alpha:
Design bfp_comp, start of the top module:
module bfp_comp (
    input logic clk,
    input logic rst,
    input logic  [63:0] s_axis_tdata,
    input logic  [ 7:0] s_axis_tkeep,
    input logic s_axis_tvalid,
    input logic s_axis_tlast,
    input logic  [31:0] s_axis_tuser,
    output logic [63:0] m_axis_tdata,
    output logic [ 7:0] m_axis_tkeep,
    output logic m_axis_tvalid,
    output logic m_axis_tlast,
    output logic [31:0] m_axis_tuser,
    input logic  [ 3:0] ctrl_ud_comp_meth,
    input logic  [ 3:0] ctrl_ud_iq_width
);
For scale: about 2,300 flip-flops, roughly 94,000 um^2 of cells after synthesis.
make LEC_CHECK=0 CAP_MARGIN=35 CELL_PAD_IN_SITES_DETAIL_PLACEMENT=2 CORE_MARGIN=2 CORE_UTILIZATION=20 GPL_ROUTABILITY_DRIVEN=1 MAX_ROUTING_LAYER=met4 PLACE_DENSITY_LB_ADDON=0.3 SETUP_SLACK_MARGIN=-0.09 SLEW_MARGIN=20 TNS_END_PERCENT=30 finish   # period 4.79 ns
run.sh (not shown) runs the stock make flow with config.mk's settings and CLKGATE_MAP_FILE=.
alpha: done, clean on timing, DRC and antenna
Edits applied to the flow inputs when going from alpha to beta:
- changing CAP_MARGIN from 35 to 20
- removing CELL_PAD_IN_SITES_DETAIL_PLACEMENT (formerly 2)
- removing PLACE_DENSITY_LB_ADDON (formerly 0.3)
- removing TNS_END_PERCENT (formerly 30)
- removing SETUP_SLACK_MARGIN (formerly -0.09)
- changing CORE_UTILIZATION from 20 to 62
- removing MAX_ROUTING_LAYER (formerly met4)
- removing GPL_ROUTABILITY_DRIVEN (formerly 1)
- changing the clock period (ns, I/O delays scaled along) from 4.79 to 6.06
--- outcome ---
From alpha to beta the numbers moved as follows: critical path depth in cells went down, DRC violation count after routing did not really move, leakage power went down, layout overhead on the synthesized area went down.
| smallest hold slack | beta vs alpha | worse |
Against alpha, beta comes in 630 ps higher on setup slack.
Compared with alpha, beta is the less power-hungry design.
Higher number of global-route vias before repair was reported by alpha, not beta.
Taking beta over alpha, the final area ratio works out to 0.935.
For average routed wire per standard cell, dividing the value from alpha by the value from beta gives 0.854.
Inputs modified between beta and gamma:
- CORE_UTILIZATION: 62 -> 40
Against beta, gamma comes in 180 ps higher on largest stage delay on the critical path. Having completed the whole flow, gamma delivered a layout that passed the timing, DRC and antenna checks. Compared with beta, final estimated routing congestion in global placement in gamma decreased by a little under 10%. beta reports its launching element of the worst setup path as data0[63]$_DFF_P_ while gamma reports data0[47]$_DFF_P_. Row share of the cycle needed by the critical path after routing: gamma higher / beta lower.
Setup changes, gamma to delta
- CTS_CLUSTER_DIAMETER newly set to 246
- CAP_MARGIN changed from 20 to 10
- CORE_UTILIZATION changed from 40 to 72
- ABC_AREA newly set to 1
- the clock period (ns, I/O delays scaled along) changed from 6.06 to 3.38
## What came out
Via count (lower): gamma. Compared with gamma, in delta total power increased by 110% relative to the old numbers, transition time at the pin with the least slew margin decreased by 160 ps relative to the old numbers. delta ended up with input pin to flop as its type of the most critical hold path; gamma ended up with flop to flop. Compared with gamma, delta has less setup slack. Across both runs, register share of the cell area was lower for delta than for gamma. The net switching power in delta sits 150% above the value recorded for gamma. Against gamma, power density over cell area in delta rose by more than 100%. The flow for delta finished, though final verification flagged setup timing. gamma has lower final wirelength than delta. The share of total power in the clock network in delta sits 6.2 points below the value recorded for gamma. The fmax in delta is 1.4 times that in gamma. gamma has lower via count of the first global-routing pass than delta.

========
== xenon ==
Starting RTL as in the previous note.
Settings: LEC_CHECK=0, ABC_AREA=0, CAP_MARGIN=20, CORE_MARGIN=5, CORE_UTILIZATION=70, MAX_ROUTING_LAYER=met5, PLACE_DENSITY=0.6, SLEW_MARGIN=20, TNS_END_PERCENT=5; clock period 8.64 ns.
What pepper does differently from xenon at the input level:
diff --git a/flow/config.mk b/flow/config.mk
--- a/flow/config.mk
+++ b/flow/config.mk
@@ -10,2 +10,3 @@
-export CORE_MARGIN = 5
-export CORE_UTILIZATION = 70
+export CORE_MARGIN = 2
+export CORE_UTILIZATION = 69
+export CTS_CLUSTER_SIZE = 88
Findings:
Across pepper and xenon, the outcome is the same: a clean finish for every run.
Between pepper and xenon, it is pepper whose worst hold slack is higher, by 0.028 ns.
pepper has less setup slack than xenon.
Portion of the layout cell area used by clock cells of xenon is on par with pepper.
#### Input delta (nickel over pepper)
diff --git a/flow/config.mk b/flow/config.mk
--- a/flow/config.mk
+++ b/flow/config.mk
@@ -8 +7,0 @@
-export ABC_AREA = 0
@@ -11,4 +10 @@
-export CORE_UTILIZATION = 69
-export CTS_CLUSTER_SIZE = 88
-export MAX_ROUTING_LAYER = met5
-export PLACE_DENSITY = 0.6
+export CORE_UTILIZATION = 40
@@ -16 +11,0 @@
-export TNS_END_PERCENT = 5
==> flow/constraint.sdc <==
create_clock -name core_clock -period 8.138 [get_ports {clk}]
set_input_delay 1.6276 -clock core_clock [delete_from_list [all_inputs] [get_ports {clk}]]
set_output_delay 1.6276 -clock core_clock [all_outputs]
set_load 0.01 [all_outputs]
[summary]
nickel has share of total power in combinational logic below what pepper had.
Compared with pepper, in nickel global-route usage shows a reduction of 16 points; register-to-register slack shows a reduction of 0.73 ns.
Delta (nickel minus pepper): floorplan core density fell by 29 points, core utilization fell by 31 points, number of non-clock buffers in the layout rose by 9, final cell count rose by about 16%.
Edits applied to the flow inputs when going from nickel to onyx:
diff --git a/flow/config.mk b/flow/config.mk
--- a/flow/config.mk
+++ b/flow/config.mk
@@ -10 +10 @@
-export CORE_UTILIZATION = 40
+export CORE_UTILIZATION = 66
==> flow/constraint.sdc <==
create_clock -name core_clock -period 4.05 [get_ports {clk}]
set_input_delay 0.8100 -clock core_clock [delete_from_list [all_inputs] [get_ports {clk}]]
set_output_delay 0.8100 -clock core_clock [all_outputs]
set_load 0.01 [all_outputs]
==> results <==
Every stage of the flow completed for nickel, and the final layout passed the timing, DRC and antenna checks.
Status onyx: flow complete, layout not clean - setup timing
Aggregate routed wire length of onyx is on par with nickel.
nickel has a higher flop share of the area than onyx.
Going from nickel to onyx, clock network power share lower; total number of placement rows lower; number of ordinary and repair buffers in the finished layout higher.
Power is estimated from default activity; no workload was simulated.
